// sys_ref_core
module sys_ref_core #(parameter DATA_WIDTH = 8, ADDR_WIDTH = 4)
(
 input   wire                      CLK,
 input   wire                      RST,             
 input   wire  [DATA_WIDTH-1:0]    UART_RX_DATA,
 input   wire                      UART_RX_Valid,
 input   wire                      FIFO_FULL,
 output  wire  [DATA_WIDTH-1:0]    FIFO_WR_DATA,
 output  wire                      FIFO_WR_INC,
 output  wire  [DATA_WIDTH-1:0]    UART_Config,
 output  wire  [DATA_WIDTH-1:0]    Div_Ratio,
 output  wire                      CLKDIV_EN
);
make LEC_CHECK=0 ABC_AREA=1 CAP_MARGIN=20 CORE_ASPECT_RATIO=0.5 CORE_MARGIN=2 CORE_UTILIZATION=72 CTS_CLUSTER_DIAMETER=360 CTS_CLUSTER_SIZE=95 HOLD_SLACK_MARGIN=0.28 PLACE_DENSITY=0.36 SETUP_SLACK_MARGIN=-1.01 SLEW_MARGIN=20 TNS_END_PERCENT=5 finish   # period 18.5 ns
run.sh (not shown) runs the stock make flow with config.mk's settings and CLKGATE_MAP_FILE=.
The starting point stopped in global routing, error GRT-0116.
==> next run, changes <==
Settings changed: HOLD_SLACK_MARGIN 0.28 to unset.
Clock period 18.5 ns to 19.3 ns, I/O delays scaled along.
- The new run died in global routing (DPL-0038)
- synthesized cell count does not change
- die area is unchanged
- synthesized area is unchanged
==> next run, changes <==
Settings changed: ABC_AREA 1 to unset, CORE_ASPECT_RATIO 0.5 to unset, CORE_UTILIZATION 72 to 63, CTS_CLUSTER_DIAMETER 360 to unset, CTS_CLUSTER_SIZE 95 to unset, PLACE_DENSITY 0.36 to unset, SETUP_SLACK_MARGIN -1.01 to unset, TNS_END_PERCENT 5 to unset.
Clock period 19.3 ns to 15.8 ns, I/O delays scaled along.
This time the run completed and failed the layout checks on negative setup slack.
Synthesized area increases by 0.62%.
Synthesized cell count went down by 21%.
Die area rose by 14%.

* * *

sys_ref_core again, from the RTL that the note above started with.
Settings: LEC_CHECK=0, CAP_MARGIN=20, CORE_MARGIN=2, CORE_UTILIZATION=69, CTS_CLUSTER_DIAMETER=88, SETUP_SLACK_MARGIN=1.83, SLEW_MARGIN=20; clock period 13.4 ns.
The baseline did not get past global routing (5_1_grt) (GRT-0232).
Then changed:
--- a/flow/config.mk
+++ b/flow/config.mk
@@ -8,6 +8,5 @@
 export CAP_MARGIN = 20
 export CORE_MARGIN = 2
-export CORE_UTILIZATION = 69
-export CTS_CLUSTER_DIAMETER = 88
-export SETUP_SLACK_MARGIN = 1.83
+export CORE_UTILIZATION = 16
+export PLACE_DENSITY = 0.6
 export SLEW_MARGIN = 20
==> flow/constraint.sdc (replaced) <==
create_clock -name core_clock -period 28.4 [get_ports {CLK}]
set_input_delay 5.6800 -clock core_clock [delete_from_list [all_inputs] [get_ports {CLK}]]
set_output_delay 5.6800 -clock core_clock [all_outputs]
set_load 0.01 [all_outputs]
Outcome: Now the flow finished with timing, DRC and antenna clean; synthesized area stays the same; synthesized cell count does not change; die area rises to 4.2 times its value.
Then changed:
--- a/flow/config.mk
+++ b/flow/config.mk
@@ -8,5 +8,5 @@
 export CAP_MARGIN = 20
 export CORE_MARGIN = 2
-export CORE_UTILIZATION = 16
+export CORE_UTILIZATION = 58
 export PLACE_DENSITY = 0.6
 export SLEW_MARGIN = 20
==> flow/constraint.sdc (replaced) <==
create_clock -name core_clock -period 15.5 [get_ports {CLK}]
set_input_delay 3.1000 -clock core_clock [delete_from_list [all_inputs] [get_ports {CLK}]]
set_output_delay 3.1000 -clock core_clock [all_outputs]
set_load 0.01 [all_outputs]
What happened: This time the run ran to the end with violations: setup timing. Area after synthesis does not change. Critical path depth decreases by 2. Via count grows by about 12%. Die area goes down by about 70%. Utilization went up by 58 points. Total power grows by 98%. Synthesized cell count is unchanged.
Then changed:
--- a/flow/config.mk
+++ b/flow/config.mk
@@ -8,5 +8,5 @@
 export CAP_MARGIN = 20
 export CORE_MARGIN = 2
-export CORE_UTILIZATION = 58
+export CORE_UTILIZATION = 40
 export PLACE_DENSITY = 0.6
 export SLEW_MARGIN = 20
==> flow/constraint.sdc (replaced) <==
create_clock -name core_clock -period 30.0 [get_ports {CLK}]
set_input_delay 6.0000 -clock core_clock [delete_from_list [all_inputs] [get_ports {CLK}]]
set_output_delay 6.0000 -clock core_clock [all_outputs]
set_load 0.01 [all_outputs]
After rerunning:
- The new run ran to the end with no violations
- wire length drops by about 8%
- cell count falls by 8.2%
- power fell by about 50%
- final area goes down by about 15%
- combinational power decreases by 53%
- worst setup slack gains 11 ns
- non-clock buffer count goes down by 372
Then changed:
--- a/flow/config.mk
+++ b/flow/config.mk
@@ -6,7 +6,11 @@
 export NUM_CORES = 4
 export LEC_CHECK = 0
-export CAP_MARGIN = 20
+export CAP_MARGIN = 0
+export CELL_PAD_IN_SITES_DETAIL_PLACEMENT = 1
 export CORE_MARGIN = 2
-export CORE_UTILIZATION = 40
-export PLACE_DENSITY = 0.6
+export CORE_UTILIZATION = 54
+export CTS_CLUSTER_DIAMETER = 330
+export GPL_ROUTABILITY_DRIVEN = 1
+export GPL_TIMING_DRIVEN = 0
+export PLACE_DENSITY_LB_ADDON = 0.23
 export SLEW_MARGIN = 20
Clock power climbs by a few percent.
Die area drops by a quarter to a third.
Sequential power hardly moves.
Non-clock buffer count climbs by 53.
Design area came out higher slightly.
Power goes up by about a fifth.
Clock-buffer cell count goes up by 3.
Final cell count decreases by a few percent.
Routed wire length increases by well over a third.
Setup slack got worse by 1.4 ns.
Global-route usage increases by 20 points.

* * *

Starting RTL as in the previous note.
clock: 22.9 ns
lec_check: 0
abc_area: 0
cap_margin: 5
cell_pad_in_sites_global_placement: 1
core_margin: 8
core_utilization: 22
cts_cluster_diameter: 279
cts_cluster_size: 45
gpl_routability_driven: 0
hold_slack_margin: 0.29
max_routing_layer: met4
min_routing_layer: met2
place_density: 0.35
setup_slack_margin: -1.91
slew_margin: 20
tns_end_percent: 75
The baseline completed and failed the layout checks on setup timing.
Next try:
- ABC_AREA: 0 -> default
- CAP_MARGIN: 5 -> 20
- CELL_PAD_IN_SITES_GLOBAL_PLACEMENT: 1 -> default
- CORE_MARGIN: 8 -> 2
- CORE_UTILIZATION: 22 -> 72
- CTS_CLUSTER_DIAMETER: 279 -> default
- CTS_CLUSTER_SIZE: 45 -> default
- GPL_ROUTABILITY_DRIVEN: 0 -> default
- HOLD_SLACK_MARGIN: 0.29 -> default
- MAX_ROUTING_LAYER: met4 -> default
- MIN_ROUTING_LAYER: met2 -> default
- PLACE_DENSITY: 0.35 -> 0.67
- SETUP_SLACK_MARGIN: -1.91 -> default
- TNS_END_PERCENT: 75 -> default
- clock period: 22.9 -> 25.4 ns (I/O delays scaled with it)
Effect: With this change the flow completed without violations; first-iteration DRC count came out lower by roughly a tenth; critical path depth falls by 6; setup slack improved by 2.0 ns; hold slack improved by 0.012 ns; via count falls by a quarter to a third; clock-buffer cell count is unchanged; global-route usage goes up by 18 points; non-clock buffer count went down by 244.
Next try:
- PLACE_DENSITY: 0.67 -> 0.66
- SETUP_SLACK_MARGIN: default -> -1.43
- clock period: 25.4 -> 23.7 ns (I/O delays scaled with it)
=> Now the flow finished with setup timing left; combinational power climbs by 18%; die area stays the same; utilization climbs by 3.8 points; fmax barely changes; wire length climbs by 15%; synthesized area stays the same; critical path depth climbs by 7; cell count climbs by 4.9%; sequential power climbs by 8.5%; cell area climbs by 4.5%.
Next try:
- PLACE_DENSITY: 0.66 -> 0.67
- SETUP_SLACK_MARGIN: -1.43 -> -1.69
- clock period: 23.7 -> 20.8 ns (I/O delays scaled with it)
What happened: With this change the flow aborted during global routing (5_1_grt) with GRT-0116. Synthesized cell count is unchanged. Area after synthesis is unchanged. Die size stays the same.

* * *

quartz:
Starting RTL as in the previous note.
// sys_ref_core
module sys_ref_core #(parameter DATA_WIDTH = 8, ADDR_WIDTH = 4)
(
 input   wire                      CLK,
 input   wire                      RST,             
 input   wire  [DATA_WIDTH-1:0]    UART_RX_DATA,
 input   wire                      UART_RX_Valid,
 input   wire                      FIFO_FULL,
 output  wire  [DATA_WIDTH-1:0]    FIFO_WR_DATA,
 output  wire                      FIFO_WR_INC,
 output  wire  [DATA_WIDTH-1:0]    UART_Config,
 output  wire  [DATA_WIDTH-1:0]    Div_Ratio,
 output  wire                      CLKDIV_EN
);
wire                      WrEn;
wire                      RdEn;
wire  [ADDR_WIDTH-1:0]    Addr;
wire  [DATA_WIDTH-1:0]    Wr_Reg;
wire  [DATA_WIDTH-1:0]    Rd_Reg;
wire                      Rd_Reg_Valid;
wire  [DATA_WIDTH-1:0]    Operand_A;
wire  [DATA_WIDTH-1:0]    Operand_B;
wire  [3:0]               ALU_FUN;
wire                      ALU_EN;
wire                      CLKG_EN;
wire  [DATA_WIDTH*2-1:0]  ALU_OUT;
wire                      ALU_OUT_Valid;
SYS_CTRL U0_SYS_CTRL (
	.CLK(CLK),
	.RST(RST),
	.UART_RX_DATA(UART_RX_DATA),
	.UART_RX_Valid(UART_RX_Valid),
	.FIFO_FULL(FIFO_FULL),
	.FIFO_WR_DATA(FIFO_WR_DATA),
	.FIFO_WR_INC(FIFO_WR_INC),
	.ALU_OUT(ALU_OUT),
	.ALU_OUT_Valid(ALU_OUT_Valid),
	.ALU_EN(ALU_EN),
	.ALU_FUN(ALU_FUN),
	.CLKG_EN(CLKG_EN),
	.CLKDIV_EN(CLKDIV_EN),
	.Rd_Reg(Rd_Reg),
	.Rd_Reg_Valid(Rd_Reg_Valid),
	.Wr_Reg(Wr_Reg),
	.Addr(Addr),
	.RdEn(RdEn),
	.WrEn(WrEn)
	);
Register_File U0_Register_File (
	.WrData(Wr_Reg),
	.Adresss(Addr),
	.WrEn(WrEn),
	.RdEn(RdEn),
	.CLK(CLK),
	.RST(RST),
	.RdData(Rd_Reg),
  ...
make LEC_CHECK=0 ABC_AREA=1 CAP_MARGIN=20 CORE_MARGIN=2 CORE_UTILIZATION=66 CTS_CLUSTER_SIZE=52 HOLD_SLACK_MARGIN=0.3 PLACE_DENSITY=0.6 SLEW_MARGIN=20 TNS_END_PERCENT=80 finish   # period 20.3 ns
quartz is listed as incomplete: the tool reported an error in global routing and the run ended there.
[inputs] sierra vs quartz
# quartz
export LEC_CHECK = 0
export ABC_AREA = 1
export CAP_MARGIN = 20
export CORE_MARGIN = 2
export CORE_UTILIZATION = 66
export CTS_CLUSTER_SIZE = 52
export HOLD_SLACK_MARGIN = 0.3
export PLACE_DENSITY = 0.6
export SLEW_MARGIN = 20
export TNS_END_PERCENT = 80
create_clock -name core_clock -period 20.3 [get_ports {CLK}]
# sierra
export LEC_CHECK = 0
export CAP_MARGIN = 20
export CORE_MARGIN = 2
export CORE_UTILIZATION = 66
export PLACE_DENSITY = 0.6
export SLEW_MARGIN = 20
export TNS_END_PERCENT = 80
create_clock -name core_clock -period 20.3 [get_ports {CLK}]
--- outcome ---
The layout from sierra, despite a flow that completed every stage, fails the layout checks, with the failing checks listed as setup timing. Placeable core region of quartz is on par with sierra. Diff sierra..quartz | clock net sink count | negligible. quartz → sierra: width of the die has remained practically unchanged, number of cells produced by synthesis has decreased, cell count after placement has decreased. Looking only at multiplexer share of the synthesized area, and setting everything else aside, the higher value of quartz and sierra goes to sierra. Sort quartz and sierra by chip area from the yosys synthesis statistics desc -> top: sierra. | die size | sierra vs quartz | worse |. In the tables for quartz and sierra, post-synthesis instance area reads lower with quartz.
Input changes introduced in indigo (baseline for comparison: sierra):
# sierra
export LEC_CHECK = 0
export CAP_MARGIN = 20
export CORE_MARGIN = 2
export CORE_UTILIZATION = 66
export PLACE_DENSITY = 0.6
export SLEW_MARGIN = 20
export TNS_END_PERCENT = 80
create_clock -name core_clock -period 20.3 [get_ports {CLK}]
# indigo
export LEC_CHECK = 0
export ABC_AREA = 1
export CAP_MARGIN = 20
export CORE_MARGIN = 2
export CORE_UTILIZATION = 66
export CTS_CLUSTER_SIZE = 74
export MAX_ROUTING_LAYER = met4
export PLACE_DENSITY = 0.6
export SLEW_MARGIN = 20
export TNS_END_PERCENT = 80
create_clock -name core_clock -period 20.3 [get_ports {CLK}]
Notes after the runs:
Changes observed in indigo relative to sierra: count of library flops with an enable pin shows no meaningful change; synthesized cell count shows an increase of 26%; number of rows in the core area shows no meaningful change; total core area shows no meaningful change. indigo terminated abnormally: global routing reported GRT-0232. The flow completed for sierra, but it is not clean: the layout still shows setup timing. Delta (indigo minus sierra): sum of net half-perimeters after detailed placement shows a reduction of 3.6%, sequential share of the synthesized area shows an increase of 0.17 points, synthesis area per yosys shows a reduction of 0.61%, share of synthesized registers carrying an async set or reset shows no meaningful change, number of gates resized after CTS shows an increase of 60.
Setup changes, indigo to harbor
# indigo
export LEC_CHECK = 0
export ABC_AREA = 1
export CAP_MARGIN = 20
export CORE_MARGIN = 2
export CORE_UTILIZATION = 66
export CTS_CLUSTER_SIZE = 74
export MAX_ROUTING_LAYER = met4
export PLACE_DENSITY = 0.6
export SLEW_MARGIN = 20
export TNS_END_PERCENT = 80
create_clock -name core_clock -period 20.3 [get_ports {CLK}]
# harbor
export LEC_CHECK = 0
export CAP_MARGIN = 20
export CORE_MARGIN = 2
export CORE_UTILIZATION = 64
export PLACE_DENSITY = 0.6
export SLEW_MARGIN = 20
create_clock -name core_clock -period 23.4 [get_ports {CLK}]
## What came out
No crash in harbor: every stage finished, but the layout fails its final checks due to setup timing.
harbor reports a lower total cell area at the placement stage than indigo does.
Comparing post-cts resize count for harbor and indigo, the smaller number came from harbor.
Changes observed in harbor relative to indigo: total die size rose by about 3.7%; routability congestion estimate from global placement has remained practically unchanged; yosys stat chip area rose by 100 sq um; number of core rows went up by 1.
Relative to indigo, the area of the mapped netlist measured on harbor has increased slightly.
Between indigo and harbor, the share of flip-flops with an asynchronous set or reset figures differ only marginally.
Compared to indigo, harbor has aoi/oai-family share of the synthesized area 4.9 points higher.

* * *

## violet
Starting RTL as in the previous note.
## sys_ref_core
module sys_ref_core #(parameter DATA_WIDTH = 8, ADDR_WIDTH = 4)
(
 input   wire                      CLK,
 input   wire                      RST,             
 input   wire  [DATA_WIDTH-1:0]    UART_RX_DATA,
 input   wire                      UART_RX_Valid,
 input   wire                      FIFO_FULL,
 output  wire  [DATA_WIDTH-1:0]    FIFO_WR_DATA,
 output  wire                      FIFO_WR_INC,
 output  wire  [DATA_WIDTH-1:0]    UART_Config,
 output  wire  [DATA_WIDTH-1:0]    Div_Ratio,
 output  wire                      CLKDIV_EN
);
clock: 13.3 ns
lec_check: 0
cap_margin: 20
core_margin: 2
core_utilization: 68
cts_cluster_diameter: 364
cts_cluster_size: 15
setup_slack_margin: 3.72
slew_margin: 20
tns_end_percent: 5
violet finished every stage; the final checks, however, were not passed, the failures being negative setup slack.
> inputs changed (violet -> lagoon)
# violet
export LEC_CHECK = 0
export CAP_MARGIN = 20
export CORE_MARGIN = 2
export CORE_UTILIZATION = 68
export CTS_CLUSTER_DIAMETER = 364
export CTS_CLUSTER_SIZE = 15
export SETUP_SLACK_MARGIN = 3.72
export SLEW_MARGIN = 20
export TNS_END_PERCENT = 5
create_clock -name core_clock -period 13.3 [get_ports {CLK}]
# lagoon
export LEC_CHECK = 0
export CAP_MARGIN = 20
export CORE_MARGIN = 2
export CORE_UTILIZATION = 65
export PLACE_DENSITY = 0.6
export SLEW_MARGIN = 20
create_clock -name core_clock -period 32.6 [get_ports {CLK}]
==> results <==
- The final layout from lagoon, which completed every stage, passed the timing, design-rule and antenna checks at the end of the flow.
- ~same total grt overflow in lagoon and violet
- When lagoon is measured against violet, its core utilization turns out 19 points lower.
- Of lagoon and violet, the higher wire length of the first global-routing pass belongs to violet.
- Area added between synthesis and finish: lagoon and violet compared, higher one is violet
- Between violet and lagoon, the flow reports post-DP HPWL decreasing by more than 10%.
- Re global routing met2 resource utilization: lagoon and violet aren't equal, and the lower value belongs to lagoon.
- Diff violet -> lagoon | switching component of the power | down by more than half
Here is what was changed in the inputs of willow compared with lagoon.
# lagoon
export LEC_CHECK = 0
export CAP_MARGIN = 20
export CORE_MARGIN = 2
export CORE_UTILIZATION = 65
export PLACE_DENSITY = 0.6
export SLEW_MARGIN = 20
create_clock -name core_clock -period 32.6 [get_ports {CLK}]
# willow
export LEC_CHECK = 0
export CAP_MARGIN = 20
export CORE_MARGIN = 2
export CORE_UTILIZATION = 70
export CTS_CLUSTER_SIZE = 35
export PLACE_DENSITY = 0.6
export SLEW_MARGIN = 20
create_clock -name core_clock -period 15.5 [get_ports {CLK}]
- willow never completed; the flow aborted with a tool error in global routing (5_1_grt).
- The async set-reset flop share out of synthesis on willow is in line with that on lagoon.
- Area of the core region shrinks by a little under 10% when moving from lagoon to willow.
- The count of instances resized after the clock tree is built reported for willow is greater than that of lagoon by 35.
- Relative to lagoon, willow degrades worst slack at placement.
- Looking at horizontal die dimension across willow and lagoon, the one that comes out lower is willow.
- willow vs. lagoon: row count shows a reduction of 3, chip area shows a reduction of about 7%, cell area after placement shows an increase of 15%.
Inputs modified between willow and onyx:
# willow
export LEC_CHECK = 0
export CAP_MARGIN = 20
export CORE_MARGIN = 2
export CORE_UTILIZATION = 70
export CTS_CLUSTER_SIZE = 35
export PLACE_DENSITY = 0.6
export SLEW_MARGIN = 20
create_clock -name core_clock -period 15.5 [get_ports {CLK}]
# onyx
export LEC_CHECK = 0
export CAP_MARGIN = 20
export CORE_MARGIN = 2
export CORE_UTILIZATION = 65
export CTS_CLUSTER_SIZE = 42
export HOLD_SLACK_MARGIN = 0.28
export PLACE_DENSITY = 0.6
export SLEW_MARGIN = 20
create_clock -name core_clock -period 15.5 [get_ports {CLK}]
Notes after the runs:
The runs compared here, onyx and willow, all ended either early or with open violations.
Complete run, failing final checks: onyx, reason negative setup slack.
willow did not make it past global routing (5_1_grt), where a tool error ended it.
Changes observed in onyx relative to willow: xor-xnor portion of the synthesized cell area barely changed, die span in y went up, number of placement rows moved up, post-synthesis area per instance level, number of port buffers closely matched the old numbers.
As far as synthesized cell area goes, onyx and willow are indistinguishable; the numbers are identical.
Placement-stage worst setup slack delta for onyx relative to willow: 0.11 ns higher
Diff willow -> onyx: adder-cell area share of the yosys netlist barely changed, width of the chip grew by 3.7%, final HPWL from detailed placement shrank by about 2%.
Power is estimated from default activity; no workload was simulated.
